## v4
## multiple_rounds
module multiple_rounds#(parameter N = 32, parameter M= 20)(
  input clk, input rst,
  input wire [N-1:0] a,
  input wire [N-1:0] b,
  input wire [N-1:0] c,
  input wire [N-1:0] d,
  output wire [N-1:0] a_out,
  output wire [N-1:0] b_out,
  output wire [N-1:0] c_out,
  output wire [N-1:0] d_out,
  output reg ready);
  reg [N-1:0] a_hold_0;
  reg [N-1:0] b_hold_0;
  reg [N-1:0] c_hold_0;
  reg [N-1:0] d_hold_0;
  wire [N-1:0] a_next_0;
  wire [N-1:0] b_next_0;
  wire [N-1:0] c_next_0;
  wire [N-1:0] d_next_0;
  reg [N-1:0] a_hold_1;
  reg [N-1:0] b_hold_1;
  reg [N-1:0] c_hold_1;
  reg [N-1:0] d_hold_1;
  wire [N-1:0] a_next_1;
  wire [N-1:0] b_next_1;
  wire [N-1:0] c_next_1;
  wire [N-1:0] d_next_1;
  reg [N-1:0] a_hold_2;
  reg [N-1:0] b_hold_2;
  reg [N-1:0] c_hold_2;
  reg [N-1:0] d_hold_2;
  wire [N-1:0] a_next_2;
  wire [N-1:0] b_next_2;
  wire [N-1:0] c_next_2;
  wire [N-1:0] d_next_2;
  reg [N-1:0] a_hold_3;
  reg [N-1:0] b_hold_3;
  reg [N-1:0] c_hold_3;
  reg [N-1:0] d_hold_3;
  wire [N-1:0] a_next_3;
  wire [N-1:0] b_next_3;
  wire [N-1:0] c_next_3;
  wire [N-1:0] d_next_3;
  reg [N-1:0] a_hold_4;
  reg [N-1:0] b_hold_4;
  reg [N-1:0] c_hold_4;
  reg [N-1:0] d_hold_4;
  wire [N-1:0] a_next_4;
  wire [N-1:0] b_next_4;
  wire [N-1:0] c_next_4;
  wire [N-1:0] d_next_4;
  reg [N-1:0] a_hold_5;
  ...
clock: 21.7 ns
lec_check: 0
cap_margin: 40
cell_pad_in_sites_global_placement: 1
core_aspect_ratio: 0.92
core_margin: 2
core_utilization: 40
gpl_timing_driven: 0
max_routing_layer: met5
min_routing_layer: met2
slew_margin: 5
tns_end_percent: 55
run.sh (not shown) runs the stock make flow with config.mk's settings and CLKGATE_MAP_FILE=.
In the summary table, v4 is marked failed, with error GRT-0116 raised in 5_1_grt.
Setup changes, v4 to v29
==> flow/config.mk <==
export PLATFORM = sky130hd
export DESIGN_NAME = multiple_rounds
export DESIGN_NICKNAME = multiple_rounds
export VERILOG_FILES = /design/flow/design.v
export SDC_FILE = /design/flow/constraint.sdc
export NUM_CORES = 4
export LEC_CHECK = 0
export CAP_MARGIN = 40
export CELL_PAD_IN_SITES_GLOBAL_PLACEMENT = 2
export CORE_ASPECT_RATIO = 0.92
export CORE_MARGIN = 2
export CORE_UTILIZATION = 40
export MAX_ROUTING_LAYER = met4
export SLEW_MARGIN = 25
export TNS_END_PERCENT = 55
==> flow/constraint.sdc <==
create_clock -name core_clock -period 25.7 [get_ports {clk}]
set_input_delay 5.1400 -clock core_clock [delete_from_list [all_inputs] [get_ports {clk}]]
set_output_delay 5.1400 -clock core_clock [all_outputs]
set_load 0.01 [all_outputs]
--- outcome ---
v29 ended with every stage complete and zero timing, DRC or antenna violations. Reported for v4 and v29, area of the synthesized netlist per yosys stat turned out identical to the last digit. Status: instance count after placement with tap cells included parity (v4, v29). As far as AND-OR/OR-AND share of the synthesized area goes, v4 and v29 are indistinguishable; the numbers are identical. Diff v29..v4 | number of buffers between clock root and the deepest sink | unchanged. v4 -> v29: register bit count reported by yosys delta 0, exact match. From v4 to v29 the numbers moved as follows: CTS buffer count picked up an extra 1.8%, floorplan utilization shows no meaningful change, pre-CTS setup slack shows an increase of 3830 ps. Between v29 and v4, the area after detailed placement does not differ in any meaningful way. Die area came out exactly the same in v4 and v29.
Modified inputs, v51 compared to v29
==> flow/config.mk <==
export PLATFORM = sky130hd
export DESIGN_NAME = multiple_rounds
export DESIGN_NICKNAME = multiple_rounds
export VERILOG_FILES = /design/flow/design.v
export SDC_FILE = /design/flow/constraint.sdc
export NUM_CORES = 4
export LEC_CHECK = 0
export CAP_MARGIN = 20
export CORE_MARGIN = 2
export CORE_UTILIZATION = 62
export PLACE_DENSITY = 0.6
export SLEW_MARGIN = 20
==> flow/constraint.sdc <==
create_clock -name core_clock -period 15.8 [get_ports {clk}]
set_input_delay 3.1600 -clock core_clock [delete_from_list [all_inputs] [get_ports {clk}]]
set_output_delay 3.1600 -clock core_clock [all_outputs]
set_load 0.01 [all_outputs]
Findings:
Summary — post-route worst hold slack, v51 relative to v29: higher, by 32 ps.
Against v29, number of clock-tree buffers in the layout in v51 fell by a little under 10%.
Compared to v29, v51 leaves less free space in the core.
Cmp v51 vs v29: HPWL reported at the end of detailed placement lower in v51
Taking v29 as the reference, in v51 routed wire length per instance shows a reduction of 1.8%, initial DRC count shows an increase of 3594, sequential share of layout area shows an increase of 0.78 points.

---

Starting RTL as in the previous note.
make LEC_CHECK=0 CAP_MARGIN=25 CELL_PAD_IN_SITES_DETAIL_PLACEMENT=0 CORE_ASPECT_RATIO=1.18 CORE_MARGIN=2 CORE_UTILIZATION=70 GPL_TIMING_DRIVEN=1 MAX_ROUTING_LAYER=met5 PLACE_DENSITY_LB_ADDON=0.1 SLEW_MARGIN=20 finish   # period 12.0 ns
The first run stopped in global routing.
Rerun with:
Settings changed: CAP_MARGIN 25 to 20, CELL_PAD_IN_SITES_DETAIL_PLACEMENT 0 to default, CORE_ASPECT_RATIO 1.18 to default, CORE_UTILIZATION 70 to 45, GPL_TIMING_DRIVEN 1 to default, MAX_ROUTING_LAYER met5 to default, PLACE_DENSITY from default to 0.6, PLACE_DENSITY_LB_ADDON 0.1 to default.
Clock period 12.0 ns to 18.0 ns, I/O delays scaled along.
Outcome: This time the run finished with timing, DRC and antenna clean; die area grows by about 55%; synthesized area stays the same; synthesized cell count stays the same.
Rerun with:
Settings changed: CAP_MARGIN 20 to 25, CELL_PAD_IN_SITES_DETAIL_PLACEMENT from default to 0, CORE_ASPECT_RATIO from default to 1.18, CORE_UTILIZATION 45 to 58, GPL_TIMING_DRIVEN from default to 1, HOLD_SLACK_MARGIN from default to 0.27, MAX_ROUTING_LAYER from default to met5, PLACE_DENSITY 0.6 to default, SETUP_SLACK_MARGIN from default to 1.87.
Clock period 18.0 ns to 12.0 ns, I/O delays scaled along.
Result: The new run ran to the end with no violations; setup slack degrades by 2.1 ns; core utilization came out higher by 24 points; final cell count came out higher by about 5.4%; clock-buffer cell count came out lower by 15; die area came out lower by about 22%; final area came out higher by 14%; global-route usage came out higher by 9.4 points.
Rerun with:
Settings changed: CAP_MARGIN 25 to 20, CELL_PAD_IN_SITES_DETAIL_PLACEMENT 0 to default, CORE_ASPECT_RATIO 1.18 to default, CORE_UTILIZATION 58 to 24, GPL_TIMING_DRIVEN 1 to default, HOLD_SLACK_MARGIN 0.27 to default, MAX_ROUTING_LAYER met5 to default, PLACE_DENSITY from default to 0.6, SETUP_SLACK_MARGIN 1.87 to default.
Clock period 12.0 ns to 19.3 ns, I/O delays scaled along.
What happened: Cell count went up by about 12%; design area went down by about 10%; synthesized cell count stays the same; utilization went down by 47 points; die area went up by about 140%.
Rerun with:
Settings changed: CORE_ASPECT_RATIO from default to 0.92, CORE_UTILIZATION 24 to 40, PLACE_DENSITY 0.6 to default, SLEW_MARGIN 20 to 10.
Clock period 19.3 ns to 18.0 ns, I/O delays scaled along.
Result:
- The new run finished with timing, DRC and antenna clean
- wire length grows by a few percent
- core utilization grows by 18 points
- setup slack degrades by 3.0 ns
- worst hold slack improves by 0.013 ns
- via count grows slightly
- cell area shrinks by a few percent
- count of clock-buffer cells in the layout grows by 25
- synthesized cell count stays the same
- final cell count shrinks by roughly a tenth
